==> branch tundra <==
==> flow/design.v (excerpt) <==
module conv_top
#(
    parameter DATA_WIDTH  = 8,
    parameter KERNEL_SIZE = 25
)
(
    input  logic                     i_clk,
    input  logic                     i_arstn,
	input  logic                     i_arstn_perf,
	input  logic                     i_enable_count2,
    input  logic                     i_ready,
    input  logic                     i_valid,
    input  logic [KERNEL_SIZE - 1:0] i_bit_X,
    input  logic [KERNEL_SIZE - 1:0] i_bit_K,
    output logic [              1:0] o_conv,
    output logic                     o_ready,
    output logic                     o_valid,
	output logic [             31:0] o_perf_cycle_count,
	output logic [             31:0] o_perf_cycle_count2
);
Settings: LEC_CHECK=0, ABC_AREA=1, CAP_MARGIN=10, CORE_MARGIN=9, CORE_UTILIZATION=40, CTS_CLUSTER_DIAMETER=73, CTS_CLUSTER_SIZE=26, GPL_ROUTABILITY_DRIVEN=0, GPL_TIMING_DRIVEN=0, HOLD_SLACK_MARGIN=0.24, MAX_ROUTING_LAYER=met5, SLEW_MARGIN=20; clock period 10.3 ns.
run.sh (not shown) runs the stock make flow with config.mk's settings and CLKGATE_MAP_FILE=.
==> branch fjord: changes against branch tundra <==
==> flow/config.mk (replaced) <==
export PLATFORM = sky130hd
export DESIGN_NAME = conv_top
export DESIGN_NICKNAME = conv_top
export VERILOG_FILES = /design/flow/design.v
export SDC_FILE = /design/flow/constraint.sdc
export NUM_CORES = 4
export LEC_CHECK = 0
export CAP_MARGIN = 20
export CORE_MARGIN = 2
export CORE_UTILIZATION = 72
export CTS_CLUSTER_DIAMETER = 371
export CTS_CLUSTER_SIZE = 10
export PLACE_DENSITY_LB_ADDON = 0.19
export SETUP_SLACK_MARGIN = 0.57
export SLEW_MARGIN = 20
==> flow/constraint.sdc (replaced) <==
create_clock -name core_clock -period 5.59 [get_ports {i_clk}]
set_input_delay 1.1180 -clock core_clock [delete_from_list [all_inputs] [get_ports {i_clk}]]
set_output_delay 1.1180 -clock core_clock [all_outputs]
set_load 0.01 [all_outputs]
==> branch juniper: changes against branch tundra <==
==> flow/config.mk (replaced) <==
export PLATFORM = sky130hd
export DESIGN_NAME = conv_top
export DESIGN_NICKNAME = conv_top
export VERILOG_FILES = /design/flow/design.v
export SDC_FILE = /design/flow/constraint.sdc
export NUM_CORES = 4
export LEC_CHECK = 0
export ABC_AREA = 1
export CAP_MARGIN = 20
export CORE_ASPECT_RATIO = 0.82
export CORE_MARGIN = 8
export CORE_UTILIZATION = 45
export CTS_CLUSTER_DIAMETER = 160
export GPL_TIMING_DRIVEN = 1
export HOLD_SLACK_MARGIN = 0.12
export SLEW_MARGIN = 35
==> flow/constraint.sdc (replaced) <==
create_clock -name core_clock -period 5.68 [get_ports {i_clk}]
set_input_delay 1.1360 -clock core_clock [delete_from_list [all_inputs] [get_ports {i_clk}]]
set_output_delay 1.1360 -clock core_clock [all_outputs]
set_load 0.01 [all_outputs]
==> qor summary <==
Vertical die size: branch tundra 323 um; branch fjord 228 um; branch juniper 277 um
Number of antenna violations at the first check in global routing: branch tundra 7; branch fjord 5; branch juniper 1
Internal Power: branch tundra 6980 uW; branch fjord 16,800 uW; branch juniper 15,200 uW
FF-to-FF setup slack: branch tundra 4.81 ns; branch fjord -0.07 ns; branch juniper 0.38 ns
Arrival time of data at the critical path endpoint: branch tundra 6.71 ns; branch fjord 6.10 ns; branch juniper 6.06 ns
CP required: branch tundra 8.24 ns; branch fjord 4.47 ns; branch juniper 4.54 ns
Fill cells: branch tundra 8,957; branch fjord 2,405; branch juniper 7,525
Clk latency late pin: branch tundra 0.67 ns; branch fjord 0.61 ns; branch juniper 0.62 ns
Layout overhead on the synthesized area: branch tundra 12.5%; branch fjord 18.6%; branch juniper 20.6%
Netlist area before placement: branch tundra 0.0373 mm^2; branch fjord 0.0361 mm^2; branch juniper 0.0373 mm^2
Met3 usage: branch tundra 3.04%; branch fjord 4.74%; branch juniper 2.80%
Global-route wire length before repair: branch tundra 153,000 um; branch fjord 121,000 um; branch juniper 130,000 um
Outcome: branch tundra timing/DRC/antenna clean; branch fjord finished with violations; branch juniper finished with violations
Violated checks: branch tundra -; branch fjord negative setup slack; branch juniper negative setup slack
Critical path origin: branch tundra serial_multipier[20].S_MUL0.I2B0.s_a_ff2$_DFFE_PN0P_; branch fjord serial_multipier[21].S_MUL0.I2B0.s_b_ff2$_DFFE_PN0P_; branch juniper -
Core area: branch tundra 0.0921 mm^2; branch fjord 0.0499 mm^2; branch juniper 0.0820 mm^2
Pin slew with the least headroom to its limit: branch tundra 1.17 ns; branch fjord 1.28 ns; branch juniper 0.859 ns
Pre-CTS worst setup slack: branch tundra 2.17 ns; branch fjord -1.51 ns; branch juniper -1.42 ns
Area fraction in full adders, half adders and majority gates: branch tundra 21.1%; branch fjord 21.8%; branch juniper 21.1%
Worst hold path stage count: branch tundra 0; branch fjord 1; branch juniper 2
Die Wd: branch tundra 323 um; branch fjord 228 um; branch juniper 334 um
Distinct cell type count after synthesis: branch tundra 37; branch fjord 32; branch juniper 37
Part of the total power dissipated in sequential elements: branch tundra 31.8%; branch fjord 26.1%; branch juniper 27.5%
Power and IR drop assume default switching activity.
